==> flow/design.v <==
module MUX2(
	input [15:0] Ain,  
	input [15:0] Bin,
	input Select,  
	output [15:0] Output  
	);
	assign Output = (Select == 1'b0)? Ain : Bin;
endmodule
module MUX3(
	input [15:0] Ain,  
	input [15:0] Bin,
	input [15:0] Cin,
	input [1:0] Select,  
	output reg [15:0] Output
	);
	always @(*)
	begin
		case (Select)
		2'b00: Output = Ain;
		2'b01: Output = Bin;
		2'b10: Output = Cin;
		2'b11: Output = 16'd0;  
		endcase
	end
endmodule
module MUX4(
	input [15:0] Ain,  
	input [15:0] Bin,
	input [15:0] Cin,
	input [15:0] Din,
	input [1:0] Select,  
	output reg [15:0] Output
	);
	always @(*)
	begin
		case (Select)
		2'b00: Output = Ain;
		2'b01: Output = Bin;
		2'b10: Output = Cin;
		2'b11: Output = Din;
		endcase
	end
endmodule
module ALU(
	input [15:0] Ain,  
	input [15:0] Bin,  
	input [3:0] MODE,  
	output reg [15:0] ALUout,  
	output FLAGzero  
	);
	always @(*)  
	begin
		case (MODE)  
			4'b0000: ALUout = 16'd0;		 
			4'b0001: ALUout = Ain + Bin;	 
			4'b0010: ALUout = Ain - Bin;	 
			4'b0011: ALUout = Ain & Bin;	 
			4'b0100: ALUout = Ain | Bin;	 
			4'b0101: ALUout = Ain ^ Bin;	 
			4'b0110: ALUout = ~Ain;			 
			4'b0111: ALUout = Ain * Bin;	 
			4'b1000: ALUout = (Bin == 16'd0) ? 16'hFFFF : Ain / Bin;	 
			4'b1001: ALUout = (Bin == 16'd0) ? Ain : Ain % Bin;	 
			4'b1010: ALUout = Ain<<Bin;	 
			4'b1011: ALUout = Ain>>Bin;	 
			4'b1100: ALUout = Ain;			 
			4'b1101: ALUout = Bin;			 
			4'b1110: begin if (Ain != Bin) ALUout = 16'd1;	 
							else ALUout = 16'd0;
							end
			4'b1111: begin if (Ain < Bin) ALUout = 16'd1;		 
							else ALUout = 16'd0;
							end
		endcase
	end
	assign FLAGzero = (ALUout == 16'd0) ? 1'b1: 1'b0;	 
endmodule
module CTRLUNIT(
	input [15:0] Instruction,  
	input ZFlag,  
	output reg JFlag,  
	output reg RamWriteEN,  
	output reg [9:0] RamAddr,
	output reg [3:0] ALUCtrl,  
	output reg RegWriteEN,
	output reg [4:0] RegWriteAddr,
	output reg [4:0] RegAddrA,  
	output reg [4:0] RegAddrB,
	output reg [9:0] Immediate,  
	output reg [1:0] MuxA,  
	output reg [1:0] MuxB,
	output reg [1:0] MuxC
	);
	wire [5:0] Opcode;
	wire [9:0] Address;
	wire [4:0] AddressA, AddressB;
	assign Opcode = Instruction[15:10];  
	assign Address = Instruction[9:0];  
	assign AddressA = Address[9:5];  
	assign AddressB = Address[4:0];  
	always @(*)
	begin
		case (Opcode)
		6'b000000: begin  
					RamWriteEN 		= 1'b0;
					RegWriteEN 		= 1'b0;
					MuxA 				= 1'b00;
					MuxB 				= 2'b00;
					MuxC				= 2'b00;
					RamAddr 			= 10'b0000000000;
					RegWriteAddr 	= 5'b00000;
					RegAddrA 		= 5'b00000;
					RegAddrB 		= 5'b00000;
					JFlag				= 1'b0;
					ALUCtrl			= 4'b0000;
					Immediate		= 10'b0000000000;
					end
		6'b000001: begin  
					RamWriteEN 		= 1'b0;
					RegWriteEN 		= 1'b1;
					MuxA 				= 1'b00;
					MuxB 				= 2'b01;
					MuxC				= 2'b01;
					RamAddr 			= Address;
					RegWriteAddr 	= 5'b00001;
					RegAddrA 		= 5'b00000;
					RegAddrB 		= 5'b00000;
					JFlag				= 1'b0;
					ALUCtrl			= 4'b1101;
					Immediate		= 10'b0000000000;
					end
		6'b000010: begin  
					RamWriteEN 		= 1'b1;
					RegWriteEN 		= 1'b0;
					MuxA 				= 1'b00;
					MuxB 				= 2'b00;
					MuxC				= 2'b01;
					RamAddr 			= Address;
					RegWriteAddr 	= 5'b00000;
					RegAddrA 		= 5'b00000;
					RegAddrB 		= 5'b00001;
					JFlag				= 1'b0;
					ALUCtrl			= 4'b0000;
					Immediate		= 10'b0000000000;
					end
		6'b000011: begin  
					RamWriteEN 		= 1'b0;
					RegWriteEN 		= 1'b1;
					MuxA 				= 1'b00;
					MuxB 				= 2'b00;
					MuxC				= 2'b00;
					RamAddr 			= 10'b0000000000;
					RegWriteAddr 	= AddressB;
					RegAddrA 		= AddressA;
					RegAddrB 		= 5'b00000;
					JFlag				= 1'b0;
					ALUCtrl			= 4'b1100;
					Immediate		= 10'b0000000000;
					end
		6'b000100: begin  
					RamWriteEN 		= 1'b0;
					RegWriteEN 		= 1'b0;
					MuxA 				= 1'b00;
					MuxB 				= 2'b10;  
					MuxC				= 2'b00;
					RamAddr 			= 10'b0000000000;
					RegWriteAddr 	= 5'b00000;
					RegAddrA 		= 5'b00001;  
					RegAddrB 		= 5'b00000;
					JFlag				= ~ZFlag;  
					ALUCtrl			= 4'b1100;  
					Immediate		= Address;  
					end
		6'b000101: begin  
					RamWriteEN 		= 1'b0;
					RegWriteEN 		= 1'b0;
					MuxA 				= 1'b00;
					MuxB 				= 2'b10;
					MuxC				= 2'b00;
					RamAddr 			= 10'b0000000000;
					RegWriteAddr 	= 5'b00000;
					RegAddrA 		= 5'b00001;
					RegAddrB 		= 5'b00000;
					JFlag				= ZFlag;
					ALUCtrl			= 4'b1100;
					Immediate		= Address;
					end
		6'b000110: begin  
					RamWriteEN 		= 1'b0;
					RegWriteEN 		= 1'b0;
					MuxA 				= 1'b00;
					MuxB 				= 2'b10;
					MuxC				= 2'b00;
					RamAddr 			= 10'b0000000000;
					RegWriteAddr 	= 5'b00000;
					RegAddrA 		= 5'b00000;
					RegAddrB 		= 5'b00000;
					JFlag				= 1'b1;
					ALUCtrl			= 4'b0000;
					Immediate		= Address;
					end
		6'b000111: begin  
					RamWriteEN 		= 1'b0;
					RegWriteEN 		= 1'b1;	 
					MuxA 				= 1'b01;	 
					MuxB 				= 2'b10;  
					MuxC				= 2'b00;
					RamAddr 			= 10'b0000000000;
					RegWriteAddr 	= AddressA;
					RegAddrA 		= 5'b00000;
					RegAddrB 		= 5'b00000;
					JFlag				= 1'b0;  
					ALUCtrl			= 4'b1100;	 
					Immediate		= 10'b0000000000;
					end
		6'b001000: begin  
					RamWriteEN 		= 1'b0;
					RegWriteEN 		= 1'b0;
					MuxA 				= 1'b00;
					MuxB 				= 2'b00;  
					MuxC				= 2'b00;
					RamAddr 			= 10'b0000000000;
					RegWriteAddr 	= 5'b00000;
					RegAddrA 		= 5'b00000;
					RegAddrB 		= AddressA;  
					JFlag				= 1'b1;  
					ALUCtrl			= 4'b0000;
					Immediate		= 10'b0000000000;
					end
		6'b001001: begin  
					RamWriteEN 		= 1'b0;
					RegWriteEN 		= 1'b1;  
					MuxA 				= 1'b00;
					MuxB 				= 2'b00;
					MuxC				= 2'b00;
					RamAddr 			= 10'b0000000000;
					RegWriteAddr 	= 5'b00001;  
					RegAddrA 		= AddressA;  
					RegAddrB 		= AddressB;  
					JFlag				= 1'b0;
					ALUCtrl			= 4'b1111;  
					Immediate		= 10'b0000000000;
					end
		6'b001010: begin  
					RamWriteEN 		= 1'b0;
					RegWriteEN 		= 1'b1;  
					MuxA 				= 1'b00;
					MuxB 				= 2'b10;  
					MuxC				= 2'b00;
					RamAddr 			= 10'b0000000000;
					RegWriteAddr 	= 5'b00001;  
					RegAddrA 		= AddressA;  
					RegAddrB 		= 5'b00000;
					JFlag				= 1'b0;
					ALUCtrl			= 4'b1111;  
					Immediate		= {5'b00000, AddressB};
					end
		6'b001011: begin  
					RamWriteEN 		= 1'b0;
					RegWriteEN 		= 1'b1;  
					MuxA 				= 1'b00;
					MuxB 				= 2'b00;
					MuxC				= 2'b00;
					RamAddr 			= 10'b0000000000;
					RegWriteAddr 	= 5'b00001;  
					RegAddrA 		= AddressA;  
					RegAddrB 		= AddressB;  
					JFlag				= 1'b0;
					ALUCtrl			= 4'b1110;  
					Immediate		= 10'b0000000000;
					end
		6'b001100: begin  
					RamWriteEN 		= 1'b0;
					RegWriteEN 		= 1'b1;  
					MuxA 				= 1'b00;
					MuxB 				= 2'b10;  
					MuxC				= 2'b00;
					RamAddr 			= 10'b0000000000;
					RegWriteAddr 	= 5'b00001;  
					RegAddrA 		= AddressA;  
					RegAddrB 		= 5'b00000;
					JFlag				= 1'b0;
					ALUCtrl			= 4'b1110;  
					Immediate		= {5'b00000, AddressB};
					end
		6'b001101: begin  
					RamWriteEN 		= 1'b0;
					RegWriteEN 		= 1'b1;  
					MuxA 				= 1'b00;
					MuxB 				= 2'b10;  
					MuxC				= 2'b00;
					RamAddr 			= 10'b0000000000;
					RegWriteAddr 	= 5'b00001;  
					RegAddrA 		= 5'b00000;
					RegAddrB 		= 5'b00000;
					JFlag				= 1'b0;
					ALUCtrl			= 4'b1101;
					Immediate		= Address;  
					end
		6'b001110: begin  
					RamWriteEN 		= 1'b0;
					RegWriteEN 		= 1'b1;
					MuxA 				= 1'b00;
					MuxB 				= 2'b00;
					MuxC				= 2'b00;
					RamAddr 			= 10'b0000000000;
					RegWriteAddr 	= 5'b00001;
					RegAddrA 		= AddressA;
					RegAddrB 		= AddressB;
					JFlag				= 1'b0;
					ALUCtrl			= 4'b1010;  
					Immediate		= 10'b0000000000;
					end
		6'b001111: begin  
					RamWriteEN 		= 1'b0;
					RegWriteEN 		= 1'b1;
					MuxA 				= 1'b00;
					MuxB 				= 2'b00;
					MuxC				= 2'b00;
					RamAddr 			= 10'b0000000000;
					RegWriteAddr 	= 5'b00001;
					RegAddrA 		= AddressA;
					RegAddrB 		= AddressB;
					JFlag				= 1'b0;
					ALUCtrl			= 4'b1011;  
					Immediate		= 10'b0000000000;
					end
		6'b010000: begin  
					RamWriteEN 		= 1'b0;
					RegWriteEN 		= 1'b1;
					MuxA 				= 1'b00;
					MuxB 				= 2'b00;
					MuxC				= 2'b00;
					RamAddr 			= 10'b0000000000;
					RegWriteAddr 	= 5'b00001;
					RegAddrA 		= AddressA;
					RegAddrB 		= AddressB;
					JFlag				= 1'b0;
					ALUCtrl			= 4'b0001;
					Immediate		= 10'b0000000000;
					end
		6'b010001: begin  
					RamWriteEN 		= 1'b0;
					RegWriteEN 		= 1'b1;
					MuxA 				= 1'b00;
					MuxB 				= 2'b00;
					MuxC				= 2'b00;
					RamAddr 			= 10'b0000000000;
					RegWriteAddr 	= 5'b00001;
					RegAddrA 		= AddressA;
					RegAddrB 		= AddressB;
					JFlag				= 1'b0;
					ALUCtrl			= 4'b0010;
					Immediate		= 10'b0000000000;
					end
		6'b010010: begin  
					RamWriteEN 		= 1'b0;
					RegWriteEN 		= 1'b1;
					MuxA 				= 1'b00;
					MuxB 				= 2'b00;
					MuxC				= 2'b00;
					RamAddr 			= 10'b0000000000;
					RegWriteAddr 	= 5'b00001;
					RegAddrA 		= AddressA;
					RegAddrB 		= AddressB;
					JFlag				= 1'b0;
					ALUCtrl			= 4'b0111;
					Immediate		= 10'b0000000000;
					end
		6'b010011: begin  
					RamWriteEN 		= 1'b0;
					RegWriteEN 		= 1'b1;
					MuxA 				= 1'b00;
					MuxB 				= 2'b00;
					MuxC				= 2'b00;
					RamAddr 			= 10'b0000000000;
					RegWriteAddr 	= 5'b00001;
					RegAddrA 		= AddressA;
					RegAddrB 		= AddressB;
					JFlag				= 1'b0;
					ALUCtrl			= 4'b1000;
					Immediate		= 10'b0000000000;
					end
		6'b010100: begin  
					RamWriteEN 		= 1'b0;
					RegWriteEN 		= 1'b1;
					MuxA 				= 1'b00;
					MuxB 				= 2'b00;
					MuxC				= 2'b00;
					RamAddr 			= 10'b0000000000;
					RegWriteAddr 	= 5'b00001;
					RegAddrA 		= AddressA;
					RegAddrB 		= AddressB;
					JFlag				= 1'b0;
					ALUCtrl			= 4'b1001;
					Immediate		= 10'b0000000000;
					end
		6'b010101: begin  
					RamWriteEN 		= 1'b0;
					RegWriteEN 		= 1'b1;
					MuxA 				= 1'b00;
					MuxB 				= 2'b10;
					MuxC				= 2'b00;
					RamAddr 			= 10'b0000000000;
					RegWriteAddr 	= 5'b00001;
					RegAddrA 		= AddressA;
					RegAddrB 		= 5'b00000;
					JFlag				= 1'b0;
					ALUCtrl			= 4'b0001;
					Immediate		= {5'b00000, AddressB};
					end
		6'b010110: begin  
					RamWriteEN 		= 1'b0;
					RegWriteEN 		= 1'b1;
					MuxA 				= 1'b00;
					MuxB 				= 2'b10;
					MuxC				= 2'b00;
					RamAddr 			= 10'b0000000000;
					RegWriteAddr 	= 5'b00001;
					RegAddrA 		= AddressA;
					RegAddrB 		= 5'b00000;
					JFlag				= 1'b0;
					ALUCtrl			= 4'b0010;
					Immediate		= {5'b00000, AddressB};
					end
		6'b010111: begin  
					RamWriteEN 		= 1'b0;
					RegWriteEN 		= 1'b1;
					MuxA 				= 1'b00;
					MuxB 				= 2'b10;
					MuxC				= 2'b00;
					RamAddr 			= 10'b0000000000;
					RegWriteAddr 	= 5'b00001;
					RegAddrA 		= AddressA;
					RegAddrB 		= 5'b00000;
					JFlag				= 1'b0;
					ALUCtrl			= 4'b0111;
					Immediate		= {5'b00000, AddressB};
					end
		6'b011000: begin  
					RamWriteEN 		= 1'b0;
					RegWriteEN 		= 1'b1;
					MuxA 				= 1'b00;
					MuxB 				= 2'b10;
					MuxC				= 2'b00;
					RamAddr 			= 10'b0000000000;
					RegWriteAddr 	= 5'b00001;
					RegAddrA 		= AddressA;
					RegAddrB 		= 5'b00000;
					JFlag				= 1'b0;
					ALUCtrl			= 4'b1000;
					Immediate		= {5'b00000, AddressB};
					end
		6'b011001: begin  
					RamWriteEN 		= 1'b0;
					RegWriteEN 		= 1'b1;
					MuxA 				= 1'b00;
					MuxB 				= 2'b10;
					MuxC				= 2'b00;
					RamAddr 			= 10'b0000000000;
					RegWriteAddr 	= 5'b00001;
					RegAddrA 		= AddressA;
					RegAddrB 		= 5'b00000;
					JFlag				= 1'b0;
					ALUCtrl			= 4'b1001;
					Immediate		= {5'b00000, AddressB};
					end
		6'b011010: begin  
					RamWriteEN 		= 1'b0;
					RegWriteEN 		= 1'b1;
					MuxA 				= 1'b00;
					MuxB 				= 2'b00;
					MuxC				= 2'b00;
					RamAddr 			= 10'b0000000000;
					RegWriteAddr 	= AddressB;
					RegAddrA 		= AddressA;
					RegAddrB 		= 5'b00000;
					JFlag				= 1'b0;
					ALUCtrl			= 4'b0110;
					Immediate		= 10'b0000000000;
					end
		6'b011011: begin  
					RamWriteEN 		= 1'b0;
					RegWriteEN 		= 1'b1;
					MuxA 				= 1'b00;
					MuxB 				= 2'b00;
					MuxC				= 2'b00;
					RamAddr 			= 10'b0000000000;
					RegWriteAddr 	= 5'b00001;
					RegAddrA 		= AddressA;
					RegAddrB 		= AddressB;
					JFlag				= 1'b0;
					ALUCtrl			= 4'b0101;
					Immediate		= 10'b0000000000;
					end
		6'b011100: begin  
					RamWriteEN 		= 1'b0;
					RegWriteEN 		= 1'b1;
					MuxA 				= 1'b00;
					MuxB 				= 2'b00;
					MuxC				= 2'b00;
					RamAddr 			= 10'b0000000000;
					RegWriteAddr 	= 5'b00001;
					RegAddrA 		= AddressA;
					RegAddrB 		= AddressB;
					JFlag				= 1'b0;
					ALUCtrl			= 4'b0100;
					Immediate		= 10'b0000000000;
					end
		6'b011101: begin  
					RamWriteEN 		= 1'b0;
					RegWriteEN 		= 1'b1;
					MuxA 				= 1'b00;
					MuxB 				= 2'b00;
					MuxC				= 2'b00;
					RamAddr 			= 10'b0000000000;
					RegWriteAddr 	= 5'b00001;
					RegAddrA 		= AddressA;
					RegAddrB 		= AddressB;
					JFlag				= 1'b0;
					ALUCtrl			= 4'b0011;
					Immediate		= 10'b0000000000;
					end
		6'b011110: begin  
					RamWriteEN 		= 1'b0;
					RegWriteEN 		= 1'b1;
					MuxA 				= 1'b00;
					MuxB 				= 2'b01;  
					MuxC				= 2'b10;  
					RamAddr 			= 10'b0000000000;
					RegWriteAddr 	= AddressB;
					RegAddrA 		= AddressA;  
					RegAddrB 		= 5'b00000;
					JFlag				= 1'b0;
					ALUCtrl			= 4'b1101;  
					Immediate		= 10'b0000000000;
					end
		6'b011111: begin  
					RamWriteEN 		= 1'b1;  
					RegWriteEN 		= 1'b0;
					MuxA 				= 1'b00;  
					MuxB 				= 2'b00;
					MuxC				= 2'b10;  
					RamAddr 			= 10'b0000000000;
					RegWriteAddr 	= 5'b00000;
					RegAddrA 		= AddressB;  
					RegAddrB 		= AddressA;  
					JFlag				= 1'b0;
					ALUCtrl			= 4'b0000;
					Immediate		= 10'b0000000000;
					end
		6'b100000: begin  
					RamWriteEN 		= 1'b0;  
					RegWriteEN 		= 1'b1;
					MuxA 				= 2'b10;  
					MuxB 				= 2'b00;
					MuxC				= 2'b10;  
					RamAddr 			= 10'b0000000000;
					RegWriteAddr 	= AddressA;
					RegAddrA 		= 5'b00000;  
					RegAddrB 		= 5'b00000;  
					JFlag				= 1'b0;
					ALUCtrl			= 4'b1100;
					Immediate		= 10'b0000000000;
					end
		6'b100001: begin  
					RamWriteEN 		= 1'b0;
					RegWriteEN 		= 1'b1;
					MuxA 				= 1'b00;
					MuxB 				= 2'b10;
					MuxC				= 2'b00;
					RamAddr 			= 10'b0000000000;
					RegWriteAddr 	= 5'b00001;
					RegAddrA 		= AddressA;
					RegAddrB 		= 5'b00000;
					JFlag				= 1'b0;
					ALUCtrl			= 4'b1010;  
					Immediate		= AddressB;
				end
		6'b100010: begin  
					RamWriteEN 		= 1'b0;
					RegWriteEN 		= 1'b1;
					MuxA 				= 1'b00;
					MuxB 				= 2'b10;
					MuxC				= 2'b00;
					RamAddr 			= 10'b0000000000;
					RegWriteAddr 	= 5'b00001;
					RegAddrA 		= AddressA;
					RegAddrB 		= 5'b00000;
					JFlag				= 1'b0;
					ALUCtrl			= 4'b1011;  
					Immediate		= AddressB;
				end
		default: begin  
					RamWriteEN 		= 1'b0;
					RegWriteEN 		= 1'b0;
					MuxA 				= 1'b00;
					MuxB 				= 2'b00;
					MuxC				= 2'b00;
					RamAddr 			= 10'b0000000000;
					RegWriteAddr 	= 5'b00000;
					RegAddrA 		= 5'b00000;
					RegAddrB 		= 5'b00000;
					JFlag				= 1'b0;
					ALUCtrl			= 4'b0000;
					Immediate		= 10'b0000000000;
					end
		endcase
	end
endmodule
module REGFILE(
	input clk,  
	input En,  
	input Reset,  
	input Write,  
	input [4:0] Waddr,  
	input [15:0] Wdata,  
	input [4:0] Aaddr,  
	output [15:0] Adata,  
	input [4:0] Baddr,
	output [15:0] Bdata
	);
	integer i;
	reg [15:0] register[31:0];
	always @(posedge clk)
	begin
		if (Reset == 1'b1) begin
			for(i = 0; i < 32; i = i + 1) begin  
				register[i] <= 16'd0;
			end
		end
		else if (En == 1'b1 && Write == 1'b1) begin
			register[Waddr] <= Wdata;  
		end
	end
	assign Adata = (Aaddr == 0)? 16'd0 : register[Aaddr];
	assign Bdata = (Baddr == 0)? 16'd0 : register[Baddr];
endmodule
module PCOUNTER(
	input clk,  
	input En,  
	input [9:0] Jaddr,  
	input Jflag,  
	output reg [9:0] Caddr,  
	input Clear  
	);
	always @(posedge clk)
	begin
		if (Clear == 1'b1) begin  
			Caddr <= 10'd0;
		end
		else if (En == 1'b1) begin
			if(Jflag == 1'b1) begin  
				Caddr <= Jaddr;
			end
			else begin
				Caddr <= Caddr + 1'b1;  
			end
		end
	end
endmodule
module microcounter(
	input clk,  
	input Clear,  
	output reg [1:0] count  
	);
	always @(posedge clk)
	begin
		if (Clear == 1'b1) begin
			count <= 2'b00;
		end
		else if (count == 2'b11) begin
			count <= 2'b00;
		end
		else begin
			count <= count + 1'b1;
		end
	end
endmodule
module mips16_core(
	input clk,
	input rst,  
	output [9:0] imem_addr,
	input [15:0] imem_rdata,
	output [9:0] dmem_addr,
	output dmem_we,
	output [15:0] dmem_wdata,
	input [15:0] dmem_rdata,
	input [15:0] in_data,
	output rf_we,
	output [4:0] rf_waddr,
	output [15:0] rf_wdata
	);
	wire ramWriteEN, regWriteEN, ZFlag, JFlag;
	wire [1:0] selA, selB, selC;
	wire [15:0] muxAout, muxBout, muxCout;
	wire [9:0] Caddr, ramAddress;
	wire [15:0] Instruction;
	wire [15:0] regAdata, regBdata;
	wire [3:0] ALUop;
	wire [15:0] ALUout;
	wire [9:0] Immediate;
	wire [15:0] ramBdata;
	wire [4:0] regAread, regBread, regwrite;
	wire [1:0] microcount;
	microcounter micro(.clk(clk), .Clear(rst), .count(microcount));
	wire ramclk = (microcount == 2'b00);  
	wire regclk = (microcount == 2'b01);  
	wire instrclk = (microcount == 2'b10);  
	PCOUNTER programcounter(
		.clk(clk),
		.En(instrclk),
		.Jaddr(muxBout[9:0]),  
		.Jflag(JFlag),
		.Caddr(Caddr),
		.Clear(rst)
		);
	assign imem_addr = Caddr;
	assign Instruction = imem_rdata;
	CTRLUNIT controlunit(
		.Instruction(Instruction),  
		.ZFlag(ZFlag),  
		.JFlag(JFlag),
		.RamWriteEN(ramWriteEN),
		.RamAddr(ramAddress),
		.ALUCtrl(ALUop),
		.RegWriteEN(regWriteEN),
		.RegWriteAddr(regwrite),
		.RegAddrA(regAread),
		.RegAddrB(regBread),
		.Immediate(Immediate),
		.MuxA(selA),
		.MuxB(selB),
		.MuxC(selC)
		);
	MUX3 muxA(
		.Ain(regAdata),
		.Bin({6'd0, Caddr}),
		.Cin(in_data),
		.Select(selA),
		.Output(muxAout)
		);
	MUX3 muxB(
		.Ain(regBdata),
		.Bin(ramBdata),
		.Cin({6'd0, Immediate}),
		.Select(selB),
		.Output(muxBout)
		);
	MUX3 muxC(
		.Ain({6'd0, Caddr}),
		.Bin({6'd0, ramAddress}),
		.Cin(muxAout),
		.Select(selC),
		.Output(muxCout)
		);
	ALU arithmaticlogic(
		.Ain(muxAout),  
		.Bin(muxBout),  
		.MODE(ALUop),  
		.ALUout(ALUout),
		.FLAGzero(ZFlag)
		);
	REGFILE registers(
		.clk(clk),
		.En(regclk),
		.Reset(rst),
		.Write(regWriteEN),
		.Waddr(regwrite),
		.Wdata(ALUout),
		.Aaddr(regAread),
		.Adata(regAdata),  
		.Baddr(regBread),
		.Bdata(regBdata)  
		);
	assign dmem_addr = muxCout[9:0];
	assign dmem_we = ramclk & ramWriteEN;
	assign dmem_wdata = regBdata;
	assign ramBdata = dmem_rdata;
	reg rf_we_q;
	reg [4:0] rf_waddr_q;
	reg [15:0] rf_wdata_q;
	always @(posedge clk)
	begin
		if (rst == 1'b1) begin
			rf_we_q <= 1'b0;
		end
		else begin
			rf_we_q <= regclk & regWriteEN;
		end
		if (regclk == 1'b1) begin
			rf_waddr_q <= regwrite;
			rf_wdata_q <= ALUout;
		end
	end
	assign rf_we = rf_we_q;
	assign rf_waddr = rf_waddr_q;
	assign rf_wdata = rf_wdata_q;
endmodule
==> flow/run.sh <==
#!/bin/bash
# the make line also repeats each setting of config.mk as NAME=value (left out here)
make -C /OpenROAD-flow-scripts/flow DESIGN_CONFIG=/design/flow/config.mk WORK_HOME=/design/flow/orfs CLKGATE_MAP_FILE= finish
==> flow/config.mk <==
export PLATFORM = sky130hd
export DESIGN_NAME = mips16_core
export DESIGN_NICKNAME = mips16_core
export VERILOG_FILES = /design/flow/design.v
export SDC_FILE = /design/flow/constraint.sdc
export NUM_CORES = 4
export LEC_CHECK = 0
export ABC_AREA = 1
export CAP_MARGIN = 20
export CORE_MARGIN = 2
export CORE_UTILIZATION = 68
export CTS_CLUSTER_DIAMETER = 381
export CTS_CLUSTER_SIZE = 39
export HOLD_SLACK_MARGIN = 0.3
export PLACE_DENSITY = 0.66
export SETUP_SLACK_MARGIN = 5.0
export SLEW_MARGIN = 0
export TNS_END_PERCENT = 10
==> flow/constraint.sdc <==
create_clock -name core_clock -period 25.0 [get_ports {clk}]
set_input_delay 5.0000 -clock core_clock [delete_from_list [all_inputs] [get_ports {clk}]]
set_output_delay 5.0000 -clock core_clock [all_outputs]
set_load 0.01 [all_outputs]
==> results of run 1 <==
## metal layers
layer	GRT overflow	GRT usage, %
met4	9	75.0
met2	5	93.0
met3	12	68.2
met5	4	45.9
met1	0	80.6
## timing repair
item	in CTS
gates resized	372
buffers inserted	318
endpoints found under the setup margin	538
hold buffers	0
pin swaps	243
gates cloned	13
## metrics by stage
step | hold WS (ps) | setup slack [ps] | cell area [sq um] | utilization, % | TNS, ps
CTS | 505 | -8970 | 59600 | 88.4 | -4423370
detailed placement | 488 | -11700 | 54900 | 81.5 | -5779580
global placement | 477 | -10330 | 54900 | 81.5 | -5040540
floorplan | 457 | -9050 | 47100 | - | -4305110
==> results.py, run 1 <==
# Auto-generated metrics
metrics = {
    "outcome": {
        "status": "stopped before the end",
        "haltStage": "global routing",
        "stop_error": "[ERROR GRT-0116] Global routing finished with congestion. Check the congestion regions in the DRC Viewer.",
    },
    "synth": {
        "yosys_warnings": 7,
        "ys.flops": 546,
        "ys_area_sq_um": 46500,
        "simple_gate_share_pct": 34.3,
        "ys_cells": 6428,
        "syn-cell-area_sq_um": 46500,
        "logic_family": "simple AND/OR/NAND/NOR gates",
        "synth.distinct_cells": 70,
        "synth.largest_area_cell": "edfxtp_1",
        "synth.top_cell.area_share_pct": 34.4,
        "topCellsByArea": "edfxtp_1 34%, nand2_1 15%, nand3_1 10%",
        "fp_nets": 6803,
        "edf_count": 533,
        "synth_async_sr_flop_share_pct": 0,
        "top_cells_by_count": "1838 x nand2_1, 946 x nand3_1, 746 x nor2_1",
        "synth.most_common_cell": "nand2_1",
        "synth-main-ff-cell": "edfxtp_1",
        "syn_avg_cell_area_sq_um": 7.23,
        "xor_share_pct": 2.30,
        "synthAdderAreaFrac_pct": 10.1,
        "syn_inst": 6428,
        "synth.yosys.seq_area_share_pct": 35.0,
        "synthAoiAreaFrac_pct": 9.15,
        "muxShareOfSynthArea_pct": 0,
    },
    "die": {
        "num_rows": 95,
        "coreArea_sq_um": 67400,
        "die_area_sq_um": 70400,
        "die_h_microns": 265,
        "initial_utilization_pct": 69.0,
        "ioPinCount": 109,
        "dieWidth_microns": 265,
    },
    "global_route": {
        "gr-total-overflow": 30,
        "track_usage_pct": 79.7,
    },
    "placed_design": {
        "io_buffers": 108,
        "placed_cells": 7948,
        "hpwl_microns": 149000,
        "gp_congestion": 1.13,
    },
    "clocking": {
        "cts.sinks": 546,
        "cts_buffer_depth": 3,
        "htreeDepth": 1,
        "cts-buffers-inserted": 17,
        "clock_tree.root_cell": "clkbuf_16",
    },
}
==> run 2, diff against run 1 <==
Settings changed: ABC_AREA 1 to 0, CORE_ASPECT_RATIO set to 1.53, CORE_UTILIZATION 68 to 40, CTS_CLUSTER_DIAMETER 381 to not set, CTS_CLUSTER_SIZE 39 to 57, GPL_ROUTABILITY_DRIVEN set to 0, HOLD_SLACK_MARGIN 0.3 to not set, PLACE_DENSITY 0.66 to not set, SETUP_SLACK_MARGIN 5.0 to not set, SLEW_MARGIN 0 to 20.
Clock period 25.0 ns to 60.1 ns, I/O delays scaled along.
==> run 2 against run 1 <==
Synthesized area increased by 1.7%. Now clean on timing, DRC and antenna. Synthesized cell count decreased by 14%. Die size up 72%.
==> results.py, run 2 <==
# Auto-generated metrics
metrics = {
    "synth": {
        "synth.most_common_cell": "nor2_1",
        "yosys_warnings": 7,
        "synthAdderAreaFrac_pct": 9.93,
        "synth.largest_area_cell": "edfxtp_1",
        "synth_async_sr_flop_share_pct": 0,
        "fp_nets": 5919,
        "ys.flops": 546,
        "syn_inst": 5544,
        "synth.yosys.seq_area_share_pct": 34.4,
        "ys_area_sq_um": 47200,
        "simple_gate_share_pct": 21.8,
        "topCellsByArea": "edfxtp_1 34%, nor2_1 6.7%, ha_1 6.4%",
        "logic_family": "simple AND/OR/NAND/NOR gates",
        "syn-cell-area_sq_um": 47200,
        "top_cells_by_count": "838 x nor2_1, 701 x nand2_1, 533 x edfxtp_1",
        "syn_avg_cell_area_sq_um": 8.52,
        "synthAoiAreaFrac_pct": 20.2,
        "synth-main-ff-cell": "edfxtp_1",
        "edf_count": 533,
        "synth.distinct_cells": 109,
        "ys_cells": 5544,
        "synth.top_cell.area_share_pct": 33.9,
        "xor_share_pct": 2.10,
        "muxShareOfSynthArea_pct": 5.57,
    },
    "worst_setup_path": {
        "endpoint_kind": "flop",
        "r2r_cells": 174,
        "crit_path_start_kind": "input pin",
        "worstPathRequired_ps": 60610,
        "rr_startpoint": "registers.register[5][14]",
        "cp_max_fo": 69,
        "crit_top_cell": "o21a_1",
        "critical_path_class": "input pin to flop",
        "slowest_stage": "o41ai_2",
        "critPathTopFamily": "AND-OR/OR-AND gates",
        "regToRegSetupSlack_ps": 16060,
        "crit_start": "imem_rdata[14]",
        "regToRegEndpoint": "programcounter.Caddr[0]",
        "endpoint": "programcounter.Caddr[0]",
        "cp_slowest_stage_delay_ps": 1130,
        "worst-path-stages": 179,
        "worstPathArrival_ps": 58310,
        "critPathBufInv": 13,
    },
    "final_timing": {
        "clock_skew_ps": 29.0,
        "slew_headroom_pct": 10.8,
        "setup_viol": 0,
        "setup_tns_ps": 0,
        "hold_viol": 0,
        "fmax_ghz": 0.0173,
        "period_used_pct": 96.2,
        "period_needed_ps": 57810,
        "tightestPinTransition_ps": 1330,
        "fin_ws_ps": 2290,
        "slew_viol_final": 0,
        "hold-worst-slack_ps": 492,
    },
    "die": {
        "die_h_microns": 429,
        "num_rows": 156,
        "ioPinCount": 109,
        "die_area_sq_um": 121000,
        "initial_utilization_pct": 40.1,
        "dieWidth_microns": 282,
        "coreArea_sq_um": 118000,
    },
    "cells_and_area": {
        "fillers": 11494,
        "fin_nets": 5871,
        "area_growth_pct": 11.0,
        "utilization_pct": 44.6,
    },
    "global_route": {
        "grt_pass1_wl_microns": 347000,
        "grt_pass1_vias": 46788,
        "gr-total-overflow": 0,
        "track_usage_pct": 40.4,
        "antenna_found_initial": 25,
        "grt_max_degree": 89,
    },
    "placed_design": {
        "io_buffers": 108,
        "hpwl_microns": 172000,
        "preCtsSetupSlack_ps": 937,
    },
    "worst_hold_path": {
        "hp-class": "flop to flop",
        "min_to": "micro.count[0]",
        "min_from": "micro.count[0]",
        "min_path_cells": 1,
    },
    "detailed_routing": {
        "wirelength_microns": 250000,
        "drc": 0,
        "drt-vias-per-instance": 6.94,
        "dr.pass1.iters": 11,
        "drt_iter0_drc": 8696,
        "vias": 49529,
        "ant_nets": 0,
        "avgRoutedWirePerCell_microns": 35.0,
    },
    "outcome": {
        "status": "complete, no violations",
    },
    "clocking": {
        "cts.sinks": 546,
        "cts-buffers-inserted": 52,
        "cts_buffer_depth": 3,
        "clock_tree.root_cell": "clkbuf_16",
        "htreeDepth": 2,
        "cts_tree": "yes",
        "clk_pin_slew_ps": 70,
        "clkLatencyLatePin_ps": 670,
        "ctsHoldBuffers": 0,
    },
    "run": {
        "maxCapViolCount": 0,
        "warning_count": 66,
    },
}
run 2: timing repair:
action                                  4_1_cts  5_1_grt
resized                                       0       20
endpoints found under the setup margin        0      405
buffers inserted                              0        1
run 2: stage by stage:
step                cell area [sq um]  cells
floorplan                       47200   5544
global placement                50200   7008
detailed placement              50200   7008
CTS                             52100   7106
global route                    52400   7121
finish                          52400   7135
run 2: routing by layer:
layer	GRT usage, %	up-vias	wire [microns]	share of wire, %
li1	-	20183	-	-
met1	42.8	23270	77200	31
met2	59.7	4454	105000	42
met3	16.5	1608	35400	14
met4	38.8	14	31800	13
met5	1.63	-	192	0.077
run 2: final cells by class:
cell class	count	area [sq um]	share of cell area, %
clock inverter	40	573	1.09
antenna	15	37.5	0.0716
clock buffer	58	1320	2.52
tap	1580	1980	3.77
multi-input combinational	4340	28700	54.7
timing repair buffer	306	2650	5.06
inverter	250	938	1.79
sequential	546	16300	31.0
==> run 3, diff against run 2 <==
Settings changed: ABC_AREA 0 to 1, CAP_MARGIN 20 to 15, CELL_PAD_IN_SITES_GLOBAL_PLACEMENT set to 2, CORE_ASPECT_RATIO 1.53 to not set, CORE_UTILIZATION 40 to 62, CTS_CLUSTER_SIZE 57 to 96, GPL_ROUTABILITY_DRIVEN 0 to not set, GPL_TIMING_DRIVEN set to 1, MAX_ROUTING_LAYER set to met5, PLACE_DENSITY_LB_ADDON set to 0.23, SETUP_SLACK_MARGIN set to 5.0, SLEW_MARGIN 20 to 0, TNS_END_PERCENT 10 to 25.
Clock period 60.1 ns to 62.6 ns, I/O delays scaled along.
==> run 3 against run 2 <==
The flow now stops in global placement without I/O. Die size decreased by 36%. Synthesized area decreased by 1.6%. Synthesized cell count increased by 16%.
==> results.py, run 3 <==
# Auto-generated metrics
metrics = {
    "synth": {
        "muxShareOfSynthArea_pct": 0,
        "ys.flops": 546,
        "syn-cell-area_sq_um": 46500,
        "synthAoiAreaFrac_pct": 9.15,
        "synth.largest_area_cell": "edfxtp_1",
        "yosys_warnings": 7,
        "fp_nets": 6803,
        "top_cells_by_count": "1838 x nand2_1, 946 x nand3_1, 746 x nor2_1",
        "ys_area_sq_um": 46500,
        "synth_async_sr_flop_share_pct": 0,
        "syn_inst": 6428,
        "topCellsByArea": "edfxtp_1 34%, nand2_1 15%, nand3_1 10%",
        "synth.top_cell.area_share_pct": 34.4,
        "synth.distinct_cells": 70,
        "synth-main-ff-cell": "edfxtp_1",
        "synth.most_common_cell": "nand2_1",
        "synthAdderAreaFrac_pct": 10.1,
        "synth.yosys.seq_area_share_pct": 35.0,
        "simple_gate_share_pct": 34.3,
        "syn_avg_cell_area_sq_um": 7.23,
        "ys_cells": 6428,
        "edf_count": 533,
        "logic_family": "simple AND/OR/NAND/NOR gates",
        "xor_share_pct": 2.30,
    },
    "outcome": {
        "stop_error": "[ERROR FLW-0024] Place density exceeds 1.0 (current PLACE_DENSITY_LB_ADDON =  0.23). Please check if the value of  PLACE_DENSITY_LB_ADDON is between 0 and 0.99.",
        "status": "stopped before the end",
        "haltStage": "global placement without I/O",
    },
    "die": {
        "num_rows": 100,
        "initial_utilization_pct": 62.5,
        "dieWidth_microns": 278,
        "die_area_sq_um": 77200,
        "die_h_microns": 278,
        "coreArea_sq_um": 74300,
    },
}
==> run 4, diff against run 3 <==
Settings changed: CAP_MARGIN 15 to 20, CELL_PAD_IN_SITES_GLOBAL_PLACEMENT 2 to not set, CORE_UTILIZATION 62 to 50, CTS_CLUSTER_SIZE 96 to 31, GPL_TIMING_DRIVEN 1 to not set, HOLD_SLACK_MARGIN set to 0.3, MAX_ROUTING_LAYER met5 to not set, PLACE_DENSITY_LB_ADDON 0.23 to not set, SETUP_SLACK_MARGIN 5.0 to not set, SLEW_MARGIN 0 to 20, TNS_END_PERCENT 25 to not set.
Clock period 62.6 ns to 25.0 ns, I/O delays scaled along.
==> run 4 against run 3 <==
The layout now fails its checks (negative setup slack). Synthesized area unchanged. Die size up 24%. Synthesized cell count unchanged.
==> results.py, run 4 <==
# Auto-generated metrics
metrics = {
    "worst_setup_path": {
        "cp_slowest_stage_delay_ps": 620,
        "endpoint_kind": "flop",
        "endpoint": "programcounter.Caddr[3]",
        "regToRegEndpoint": "programcounter.Caddr[3]",
        "crit_top_cell": "buf_4",
        "crit_start": "imem_rdata[15]",
        "cp_max_fo": 7,
        "worstPathRequired_ps": 25610,
        "r2r_cells": 236,
        "critPathTopFamily": "simple AND/OR/NAND/NOR gates",
        "critPathBufInv": 77,
        "rr_startpoint": "registers.register[18][14]",
        "worst-path-stages": 244,
        "regToRegSetupSlack_ps": -6450,
        "slowest_stage": "a21oi_1",
        "crit_path_start_kind": "input pin",
        "worstPathArrival_ps": 37460,
        "critical_path_class": "input pin to flop",
    },
    "detailed_routing": {
        "drt_iter0_drc": 8754,
        "ant_nets": 0,
        "drt-vias-per-instance": 6.17,
        "avgRoutedWirePerCell_microns": 27.0,
        "vias": 55356,
        "drc": 0,
        "dr.pass1.iters": 10,
        "wirelength_microns": 243000,
    },
    "synth": {
        "synth.top_cell.area_share_pct": 34.4,
        "synth.most_common_cell": "nand2_1",
        "logic_family": "simple AND/OR/NAND/NOR gates",
        "syn_avg_cell_area_sq_um": 7.23,
        "top_cells_by_count": "1838 x nand2_1, 946 x nand3_1, 746 x nor2_1",
        "simple_gate_share_pct": 34.3,
        "edf_count": 533,
        "ys.flops": 546,
        "topCellsByArea": "edfxtp_1 34%, nand2_1 15%, nand3_1 10%",
        "muxShareOfSynthArea_pct": 0,
        "yosys_warnings": 7,
        "synthAoiAreaFrac_pct": 9.15,
        "ys_cells": 6428,
        "syn_inst": 6428,
        "synthAdderAreaFrac_pct": 10.1,
        "synth-main-ff-cell": "edfxtp_1",
        "ys_area_sq_um": 46500,
        "synth_async_sr_flop_share_pct": 0,
        "xor_share_pct": 2.30,
        "synth.largest_area_cell": "edfxtp_1",
        "synth.yosys.seq_area_share_pct": 35.0,
        "syn-cell-area_sq_um": 46500,
        "synth.distinct_cells": 70,
        "fp_nets": 6803,
    },
    "clocking": {
        "cts_buffer_depth": 3,
        "cts.sinks": 546,
        "htreeDepth": 2,
        "clk_pin_slew_ps": 70,
        "clkLatencyLatePin_ps": 710,
        "cts-buffers-inserted": 61,
        "cts_tree": "yes",
        "clock_tree.root_cell": "clkbuf_16",
        "ctsHoldBuffers": 0,
    },
    "global_route": {
        "grt_pass1_vias": 51024,
        "antenna_found_initial": 12,
        "track_usage_pct": 47.7,
        "grt_max_degree": 48,
        "grt_pass1_wl_microns": 334000,
        "gr-total-overflow": 0,
    },
    "worst_hold_path": {
        "min_to": "micro.count[0]",
        "min_path_cells": 1,
        "hp-class": "flop to flop",
        "min_from": "micro.count[0]",
    },
    "final_timing": {
        "clock_skew_ps": 49.2,
        "slew_viol_final": 0,
        "fmax_ghz": 0.0271,
        "fin_ws_ps": -11850,
        "hold-worst-slack_ps": 494,
        "tightestPinTransition_ps": 1060,
        "hold_viol": 0,
        "setup_viol": 538,
        "setup_tns_ps": -5852600,
        "rsz0062_at_grt": "yes",
        "slew_headroom_pct": 28.6,
        "period_used_pct": 147,
        "period_needed_ps": 36850,
    },
    "placed_design": {
        "io_buffers": 108,
        "gp_congestion": 1.09,
        "hpwl_microns": 161000,
        "place_area_sq_um": 56000,
        "placed_cells": 8406,
        "preCtsSetupSlack_ps": -11850,
    },
    "die": {
        "coreArea_sq_um": 91900,
        "die_area_sq_um": 95400,
        "initial_utilization_pct": 50.5,
        "dieWidth_microns": 309,
        "num_rows": 111,
        "ioPinCount": 109,
        "die_h_microns": 309,
    },
    "outcome": {
        "so_faults": "negative setup slack",
        "status": "complete, but fails checks",
    },
    "cells_and_area": {
        "final_cell_area_sq_um": 64600,
        "area_growth_pct": 39.1,
        "utilization_pct": 70.3,
        "fin_nets": 8054,
        "fin_cells": 8978,
    },
    "run": {
        "warning_count": 69,
        "maxCapViolCount": 0,
    },
}
## run 4: layout make-up
class / count / area, sq um
fillers: 7308 / 27300
diodes: 4 / 10.0
flip-flops and latches: 546 / 16300
clock buffers: 74 / 1620
clock inverters: 41 / 423
well taps: 1243 / 1560
repair buffers: 1556 / 13700
inverters: 654 / 2520
multi-input cells: 4860 / 28500
## run 4: repair_timing
action | 4_1_cts | 5_1_grt
resized | 409 | 235
buffers inserted | 359 | 70
pin swaps | 224 | 170
endpoints found under the setup margin | 538 | 538
gates cloned | 15 | 9
## run 4: layer usage
metal  GRT usage, %  part of all wire, %  vias up
li1               -                    -    23776
met3           16.0                   15     1167
met2           70.3                   41     4492
met5          0.506                0.079        -
met1           60.6                   35    25901
met4           28.9                  8.6       20
==> run 5, diff against run 4 <==
Settings changed: ABC_AREA 1 to not set, CORE_UTILIZATION 50 to 72, CTS_CLUSTER_SIZE 31 to 41, HOLD_SLACK_MARGIN 0.3 to not set, MAX_ROUTING_LAYER set to met4, PLACE_DENSITY set to 0.66.
Clock period 25.0 ns to 36.8 ns, I/O delays scaled along.
==> run 5 against run 4 <==
The flow now stops in global routing. Synthesized area up 1.7%. Die size down 29%. Synthesized cell count down 14%.
==> results.py, run 5 <==
# Auto-generated metrics
metrics = {
    "synth": {
        "synth-main-ff-cell": "edfxtp_1",
        "muxShareOfSynthArea_pct": 5.57,
        "synthAoiAreaFrac_pct": 20.2,
        "synth_async_sr_flop_share_pct": 0,
        "logic_family": "simple AND/OR/NAND/NOR gates",
        "synth.distinct_cells": 109,
        "synth.top_cell.area_share_pct": 33.9,
        "edf_count": 533,
        "ys_area_sq_um": 47200,
        "syn_avg_cell_area_sq_um": 8.52,
        "synth.largest_area_cell": "edfxtp_1",
        "topCellsByArea": "edfxtp_1 34%, nor2_1 6.7%, ha_1 6.4%",
        "ys_cells": 5544,
        "fp_nets": 5919,
        "synth.yosys.seq_area_share_pct": 34.4,
        "synth.most_common_cell": "nor2_1",
        "simple_gate_share_pct": 21.8,
        "top_cells_by_count": "838 x nor2_1, 701 x nand2_1, 533 x edfxtp_1",
        "synthAdderAreaFrac_pct": 9.93,
        "ys.flops": 546,
        "syn-cell-area_sq_um": 47200,
        "xor_share_pct": 2.10,
        "yosys_warnings": 7,
        "syn_inst": 5544,
    },
    "outcome": {
        "stop_error": "[ERROR GRT-0116] Global routing finished with congestion. Check the congestion regions in the DRC Viewer.",
        "status": "stopped before the end",
        "haltStage": "global routing",
    },
    "global_route": {
        "track_usage_pct": 87.9,
        "gr-total-overflow": 439,
    },
    "die": {
        "initial_utilization_pct": 73.0,
        "dieWidth_microns": 260,
        "die_area_sq_um": 67700,
        "ioPinCount": 109,
        "die_h_microns": 260,
        "num_rows": 93,
        "coreArea_sq_um": 64700,
    },
    "placed_design": {
        "io_buffers": 108,
        "gp_congestion": 1.32,
        "preCtsSetupSlack_ps": -5790,
        "hpwl_microns": 174000,
        "place_area_sq_um": 56600,
    },
    "clocking": {
        "clock_tree.root_cell": "clkbuf_16",
        "ctsHoldBuffers": 0,
        "cts_buffer_depth": 3,
        "cts.sinks": 546,
        "cts-buffers-inserted": 56,
        "htreeDepth": 2,
    },
}
## run 5: timing repair
item / in CTS
resized: 136
buffers inserted: 110
setup endpoints to repair: 538
cloned: 4
pin swaps: 87
## run 5: through the flow
stage / std cells / hold slack, ps
CTS: 7369 / 503
detailed placement: 7154 / 497
global placement: 7154 / 474
floorplan: 5544 / 457
## run 5: layer usage
layer | GRT overflow | global-route usage [%]
met5 | - | -
met4 | 131 | 82.4
met3 | 78 | 79.8
met2 | 161 | 96.4
met1 | 69 | 88.3
==> run 6, diff against run 5 <==
Settings changed: ABC_AREA set to 1, CORE_UTILIZATION 72 to 52, CTS_CLUSTER_SIZE 41 to 95, MAX_ROUTING_LAYER met4 to not set, PLACE_DENSITY 0.66 to not set.
Clock period 36.8 ns to 32.2 ns, I/O delays scaled along.
==> run 6 against run 5 <==
The layout now fails its checks (negative setup slack). Die size grew 36%. Synthesized cell count grew 16%. Synthesized area shrank 1.6%.
==> results.py, run 6 <==
# Auto-generated metrics
metrics = {
    "outcome": {
        "status": "complete, but fails checks",
        "so_faults": "negative setup slack",
    },
    "run": {
        "warning_count": 70,
        "maxCapViolCount": 0,
    },
    "global_route": {
        "grt_pass1_wl_microns": 321000,
        "antenna_found_initial": 13,
        "grt_pass1_vias": 49010,
        "grt_max_degree": 50,
        "track_usage_pct": 47.8,
        "gr-total-overflow": 0,
    },
    "synth": {
        "synthAdderAreaFrac_pct": 10.1,
        "synth_async_sr_flop_share_pct": 0,
        "top_cells_by_count": "1838 x nand2_1, 946 x nand3_1, 746 x nor2_1",
        "synth.largest_area_cell": "edfxtp_1",
        "logic_family": "simple AND/OR/NAND/NOR gates",
        "ys_area_sq_um": 46500,
        "simple_gate_share_pct": 34.3,
        "ys.flops": 546,
        "syn_avg_cell_area_sq_um": 7.23,
        "ys_cells": 6428,
        "muxShareOfSynthArea_pct": 0,
        "fp_nets": 6803,
        "synth.most_common_cell": "nand2_1",
        "topCellsByArea": "edfxtp_1 34%, nand2_1 15%, nand3_1 10%",
        "synth.top_cell.area_share_pct": 34.4,
        "synth.distinct_cells": 70,
        "synth-main-ff-cell": "edfxtp_1",
        "synthAoiAreaFrac_pct": 9.15,
        "yosys_warnings": 7,
        "xor_share_pct": 2.30,
        "syn_inst": 6428,
        "synth.yosys.seq_area_share_pct": 35.0,
        "syn-cell-area_sq_um": 46500,
        "edf_count": 533,
    },
    "clocking": {
        "cts_buffer_depth": 3,
        "clock_tree.root_cell": "clkbuf_16",
        "htreeDepth": 3,
        "clkLatencyLatePin_ps": 690,
        "cts_tree": "yes",
        "cts-buffers-inserted": 66,
        "clk_pin_slew_ps": 60,
        "cts.sinks": 546,
        "ctsHoldBuffers": 0,
    },
    "detailed_routing": {
        "vias": 53603,
        "wirelength_microns": 231000,
        "avgRoutedWirePerCell_microns": 26.9,
        "dr.pass1.iters": 28,
        "drt_iter0_drc": 8960,
        "drc": 0,
        "ant_nets": 0,
        "drt-vias-per-instance": 6.25,
    },
    "final_timing": {
        "tightestPinTransition_ps": 1240,
        "clock_skew_ps": 76.0,
        "setup_viol": 538,
        "hold-worst-slack_ps": 489,
        "slew_viol_final": 0,
        "hold_viol": 0,
        "rsz0062_at_grt": "yes",
        "setup_tns_ps": -2038090,
        "fin_ws_ps": -4870,
        "period_used_pct": 115,
        "slew_headroom_pct": 17.6,
        "period_needed_ps": 37070,
        "fmax_ghz": 0.0270,
    },
    "cells_and_area": {
        "final_cell_area_sq_um": 61900,
        "fin_nets": 7736,
        "seq_area_sq_um": 16300,
        "fillers": 7042,
        "logic_area_sq_um": 28400,
        "area_growth_pct": 33.2,
    },
    "worst_setup_path": {
        "worstPathArrival_ps": 37600,
        "regToRegEndpoint": "programcounter.Caddr[8]",
        "cp_max_fo": 15,
        "critPathTopFamily": "simple AND/OR/NAND/NOR gates",
        "crit_path_start_kind": "input pin",
        "regToRegSetupSlack_ps": 2040,
        "endpoint": "programcounter.Caddr[8]",
        "critical_path_class": "input pin to flop",
        "crit_start": "imem_rdata[13]",
        "cp_slowest_stage_delay_ps": 340,
        "worst-path-stages": 240,
        "slowest_stage": "a221o_1",
        "critPathBufInv": 44,
        "rr_startpoint": "registers.register[20][0]",
        "endpoint_kind": "flop",
        "worstPathRequired_ps": 32730,
        "r2r_cells": 230,
        "crit_top_cell": "nand2_2",
    },
    "worst_hold_path": {
        "min_to": "micro.count[0]",
        "hp-class": "flop to flop",
        "min_from": "micro.count[0]",
        "min_path_cells": 1,
    },
    "placed_design": {
        "io_buffers": 108,
        "gp_congestion": 1.12,
        "place_area_sq_um": 55200,
        "hpwl_microns": 159000,
    },
    "die": {
        "dieWidth_microns": 303,
        "ioPinCount": 109,
        "num_rows": 109,
        "coreArea_sq_um": 88500,
        "die_h_microns": 303,
        "die_area_sq_um": 91800,
        "initial_utilization_pct": 52.5,
    },
}
## run 6: what timing repair did
| item | 4_1_cts | 5_1_grt |
|---|---|---|
| cloned | 18 | 9 |
| pin swaps | 134 | 215 |
| resized | 196 | 354 |
| hold endpoints to repair | 0 | 0 |
| setup endpoints to repair | 538 | 538 |
| buffers inserted | 119 | 100 |
## run 6: cell type report
type / count / area share, %
multi-input cells: 4862 / 45.9
flip-flops and latches: 546 / 26.3
repair buffers: 1231 / 18.1
inverters: 654 / 4.06
clock buffers: 76 / 2.73
well taps: 1165 / 2.35
clock inverters: 36 / 0.618
diodes: 4 / 0.0162
## run 6: per-stage QoR
stage               utilization (%)  cells  worst slack [ps]
detailed placement             62.3   8214             -6040
CTS                            67.2   8462             -3870
finish                         69.9   8574             -4870
global placement               62.3   8214             -5150
floorplan                         -   6428             -3290
global route                   69.9   8574             -6340
## run 6: layer usage
metal / share of wire (%) / up-vias / routed length [microns] / track usage [%]
li1: - / 23151 / - / -
met1: 36 / 25035 / 82500 / 61.9
met2: 41 / 4452 / 95600 / 68.8
met3: 16 / 949 / 36900 / 18.1
met4: 6.8 / 16 / 15800 / 26.1
met5: 0.070 / - / 161 / 1.19
==> run 7, diff against run 6 <==
Settings changed: ABC_AREA 1 to not set, CORE_UTILIZATION 52 to 70, CTS_CLUSTER_SIZE 95 to 24.
Clock period 32.2 ns to 19.4 ns, I/O delays scaled along.
==> run 7 against run 6 <==
Die size shrank 24%. Synthesized area is 1.7% higher. Synthesized cell count is 14% lower. The run now fails in global routing.
==> results.py, run 7 <==
# Auto-generated metrics
metrics = {
    "clocking": {
        "cts.sinks": 546,
        "cts-buffers-inserted": 55,
        "clock_tree.root_cell": "clkbuf_16",
        "cts_buffer_depth": 3,
        "htreeDepth": 2,
    },
    "synth": {
        "syn_inst": 5544,
        "synth.distinct_cells": 109,
        "yosys_warnings": 7,
        "syn-cell-area_sq_um": 47200,
        "muxShareOfSynthArea_pct": 5.57,
        "ys_area_sq_um": 47200,
        "simple_gate_share_pct": 21.8,
        "edf_count": 533,
        "synth.largest_area_cell": "edfxtp_1",
        "xor_share_pct": 2.10,
        "synth-main-ff-cell": "edfxtp_1",
        "synthAoiAreaFrac_pct": 20.2,
        "ys_cells": 5544,
        "synth.top_cell.area_share_pct": 33.9,
        "top_cells_by_count": "838 x nor2_1, 701 x nand2_1, 533 x edfxtp_1",
        "synth.most_common_cell": "nor2_1",
        "synthAdderAreaFrac_pct": 9.93,
        "syn_avg_cell_area_sq_um": 8.52,
        "fp_nets": 5919,
        "topCellsByArea": "edfxtp_1 34%, nor2_1 6.7%, ha_1 6.4%",
        "synth_async_sr_flop_share_pct": 0,
        "ys.flops": 546,
        "logic_family": "simple AND/OR/NAND/NOR gates",
        "synth.yosys.seq_area_share_pct": 34.4,
    },
    "die": {
        "die_area_sq_um": 69600,
        "ioPinCount": 109,
        "coreArea_sq_um": 67000,
        "dieWidth_microns": 264,
        "die_h_microns": 264,
        "num_rows": 95,
        "initial_utilization_pct": 70.5,
    },
    "placed_design": {
        "hpwl_microns": 175000,
        "io_buffers": 108,
        "placed_cells": 7311,
        "gp_congestion": 1.33,
    },
    "outcome": {
        "status": "stopped before the end",
        "stop_error": "[ERROR GRT-0232] Routing congestion too high. Check the congestion heatmap in the GUI.",
        "haltStage": "global routing",
    },
    "global_route": {
        "gr-total-overflow": 884,
        "track_usage_pct": 91.4,
    },
}
==> run 7: what timing repair did <==
item	4_1_cts
gates resized	136
pin swaps	145
setup buffers	99
cloned	4
hold buffers	0
setup endpoints to repair	538
==> run 7: per-layer routing <==
layer	overflow	GRT usage (%)
met5	10	70.3
met4	320	91.9
met3	67	85.2
met2	428	99.7
met1	59	90.1
==> run 7: metrics by stage <==
step / instance area, sq um / util (%) / hold slack [ps] / setup WS (ps)
floorplan: 48000 / - / 457 / -17870
global placement: 57600 / 86.0 / 476 / -17910
detailed placement: 57600 / 86.0 / 514 / -19320
CTS: 60800 / 90.6 / 521 / -17120
==> run 8, diff against run 7 <==
Settings changed: ABC_AREA set to 1, CTS_CLUSTER_SIZE 24 to 15.
Clock period 19.4 ns to 13.3 ns, I/O delays scaled along.
==> run 8 against run 7 <==
The flow again stops in global routing. Die size is 1.6% lower. Synthesized cell count is 16% higher. Synthesized area is 1.6% lower.
==> results.py, run 8 <==
# Auto-generated metrics
metrics = {
    "synth": {
        "synth.yosys.seq_area_share_pct": 35.0,
        "ys_area_sq_um": 46500,
        "fp_nets": 6803,
        "synth.top_cell.area_share_pct": 34.4,
        "synth.distinct_cells": 70,
        "synth_async_sr_flop_share_pct": 0,
        "logic_family": "simple AND/OR/NAND/NOR gates",
        "simple_gate_share_pct": 34.3,
        "synth.largest_area_cell": "edfxtp_1",
        "topCellsByArea": "edfxtp_1 34%, nand2_1 15%, nand3_1 10%",
        "syn-cell-area_sq_um": 46500,
        "synthAoiAreaFrac_pct": 9.15,
        "syn_inst": 6428,
        "synthAdderAreaFrac_pct": 10.1,
        "synth-main-ff-cell": "edfxtp_1",
        "edf_count": 533,
        "syn_avg_cell_area_sq_um": 7.23,
        "muxShareOfSynthArea_pct": 0,
        "synth.most_common_cell": "nand2_1",
        "ys_cells": 6428,
        "top_cells_by_count": "1838 x nand2_1, 946 x nand3_1, 746 x nor2_1",
        "xor_share_pct": 2.30,
        "yosys_warnings": 7,
        "ys.flops": 546,
    },
    "clocking": {
        "htreeDepth": 2,
        "cts-buffers-inserted": 56,
        "cts_buffer_depth": 3,
        "cts.sinks": 546,
        "clock_tree.root_cell": "clkbuf_16",
    },
    "outcome": {
        "status": "stopped before the end",
        "stop_error": "[ERROR GRT-0116] Global routing finished with congestion. Check the congestion regions in the DRC Viewer.",
        "haltStage": "global routing",
    },
    "die": {
        "dieWidth_microns": 262,
        "die_h_microns": 262,
        "coreArea_sq_um": 65700,
        "die_area_sq_um": 68500,
        "initial_utilization_pct": 70.7,
        "num_rows": 94,
        "ioPinCount": 109,
    },
    "global_route": {
        "gr-total-overflow": 1159,
        "track_usage_pct": 92.2,
    },
    "placed_design": {
        "gp_congestion": 1.17,
        "io_buffers": 108,
        "hpwl_microns": 152000,
        "placed_cells": 8024,
    },
}
-- run 8: repair_timing --
action,CTS
pin swaps,225
hold endpoints to repair,0
cloned,20
buffers inserted,306
gates resized,418
hold buffers,0
endpoints found under the setup margin,538
-- run 8: per-layer routing --
layer / GRT usage [%] / overflow
met4: 95.1 / 420
met1: 89.7 / 60
met2: 102 / 582
met3: 85.0 / 84
met5: 67.4 / 13
-- run 8: stage by stage --
step | utilization (%) | setup slack [ps] | cell area (sq um)
floorplan | - | -18410 | 47200
global placement | 84.5 | -19690 | 55600
detailed placement | 84.5 | -21180 | 55600
CTS | 94.2 | -18260 | 61900
==> run 9, diff against run 8 <==
Settings changed: ABC_AREA 1 to 0, CORE_ASPECT_RATIO set to 1.53, CORE_MARGIN 2 to 10, CORE_UTILIZATION 70 to 40, CTS_CLUSTER_SIZE 15 to 57, GPL_ROUTABILITY_DRIVEN set to 1, MAX_ROUTING_LAYER set to met4, TNS_END_PERCENT set to 10.
Clock period 13.3 ns to 60.1 ns, I/O delays scaled along.
==> run 9 against run 8 <==
The run now finishes clean. Synthesized cell count decreased by 14%. Die size increased by 94%. Synthesized area increased by 1.7%.
==> results.py, run 9 <==
# Auto-generated metrics
metrics = {
    "outcome": {
        "status": "complete, no violations",
    },
    "detailed_routing": {
        "routed-wl-met3_microns": 27100,
        "dr.pass1.iters": 7,
        "wl_met1_microns": 92500,
        "avgRoutedWirePerCell_microns": 38.6,
        "met2_wirelength_microns": 125000,
        "top_layer_used": "met4",
        "wirelength_microns": 277000,
        "drt-vias-per-instance": 6.85,
        "drc": 0,
        "ant_nets": 0,
        "vias": 49162,
        "drt_iter0_drc": 7029,
    },
    "clocking": {
        "clkLatencyLatePin_ps": 640,
        "ctsHoldBuffers": 0,
        "htreeDepth": 2,
        "clock_tree.root_cell": "clkbuf_16",
        "cts-buffers-inserted": 49,
        "cts.sinks": 546,
        "clk_pin_slew_ps": 80,
        "cts_buffer_depth": 3,
        "cts_tree": "yes",
    },
    "worst_hold_path": {
        "min_path_cells": 1,
        "min_to": "micro.count[0]",
        "hp-class": "flop to flop",
        "min_from": "micro.count[0]",
    },
    "final_timing": {
        "clock_skew_ps": 29.7,
        "slew_headroom_pct": 10.1,
        "fin_ws_ps": 3140,
        "period_needed_ps": 56960,
        "slew_viol_final": 0,
        "hold-worst-slack_ps": 497,
        "tightestPinTransition_ps": 1310,
        "setup_viol": 0,
        "fmax_ghz": 0.0176,
        "period_used_pct": 94.8,
        "setup_tns_ps": 0,
        "rsz0062_at_grt": "no",
        "hold_viol": 0,
    },
    "cells_and_area": {
        "final_cell_area_sq_um": 52700,
        "fin_cells": 7175,
        "fin_nets": 5927,
        "area_growth_pct": 11.5,
        "utilization_pct": 45.1,
    },
    "die": {
        "coreArea_sq_um": 117000,
        "num_rows": 155,
        "die_area_sq_um": 133000,
        "dieWidth_microns": 298,
        "die_h_microns": 445,
        "ioPinCount": 109,
        "initial_utilization_pct": 40.4,
    },
    "synth": {
        "top_cells_by_count": "838 x nor2_1, 701 x nand2_1, 533 x edfxtp_1",
        "ys_cells": 5544,
        "ys.flops": 546,
        "xor_share_pct": 2.10,
        "syn-cell-area_sq_um": 47200,
        "synth.yosys.seq_area_share_pct": 34.4,
        "topCellsByArea": "edfxtp_1 34%, nor2_1 6.7%, ha_1 6.4%",
        "ys_area_sq_um": 47200,
        "fp_nets": 5919,
        "logic_family": "simple AND/OR/NAND/NOR gates",
        "muxShareOfSynthArea_pct": 5.57,
        "edf_count": 533,
        "synth-main-ff-cell": "edfxtp_1",
        "synth.most_common_cell": "nor2_1",
        "syn_inst": 5544,
        "synth.top_cell.area_share_pct": 33.9,
        "simple_gate_share_pct": 21.8,
        "synthAoiAreaFrac_pct": 20.2,
        "synth_async_sr_flop_share_pct": 0,
        "synthAdderAreaFrac_pct": 9.93,
        "yosys_warnings": 7,
        "synth.largest_area_cell": "edfxtp_1",
        "syn_avg_cell_area_sq_um": 8.52,
        "synth.distinct_cells": 109,
    },
    "global_route": {
        "antenna_found_initial": 22,
        "gr-total-overflow": 0,
        "track_usage_pct": 41.2,
        "grt_max_degree": 118,
        "grt_pass1_vias": 47336,
        "grt_pass1_wl_microns": 377000,
    },
    "worst_setup_path": {
        "critPathBufInv": 14,
        "regToRegEndpoint": "programcounter.Caddr[3]",
        "cp_slowest_stage_delay_ps": 830,
        "crit_path_start_kind": "input pin",
        "regToRegSetupSlack_ps": 17050,
        "critPathTopFamily": "AND-OR/OR-AND gates",
        "cp_max_fo": 35,
        "worstPathArrival_ps": 57520,
        "rr_startpoint": "registers.register[5][14]",
        "endpoint": "programcounter.Caddr[3]",
        "endpoint_kind": "flop",
        "worstPathRequired_ps": 60660,
        "crit_start": "imem_rdata[12]",
        "r2r_cells": 182,
        "critical_path_class": "input pin to flop",
        "slowest_stage": "o41ai_2",
        "worst-path-stages": 187,
    },
    "placed_design": {
        "place_area_sq_um": 50700,
        "gp_congestion": 1.12,
        "preCtsSetupSlack_ps": 1260,
        "placed_cells": 7058,
        "io_buffers": 108,
        "hpwl_microns": 200000,
    },
    "run": {
        "warning_count": 69,
        "maxCapViolCount": 0,
    },
}
[run 9: metal layers]
metal  up-vias  GRT usage [%]
met5         -              -
met4         0           37.8
met3      1275           8.90
met2      3649           64.8
met1     23952           43.2
li1      20286              -
[run 9: final cells by class]
type / instances / area [sq um]
antenna: 14 / 35.0
clock buffer: 62 / 1360
clock inverter: 28 / 357
fill: 11719 / 64300
inverter: 250 / 938
multi-input combinational: 4338 / 28600
sequential: 546 / 16300
tap: 1570 / 1960
timing repair buffer: 367 / 3150
[run 9: timing repair]
action / 4_1_cts / 5_1_grt
setup endpoints to repair: 0 / 304
setup buffers: 0 / 5
gates resized: 0 / 16
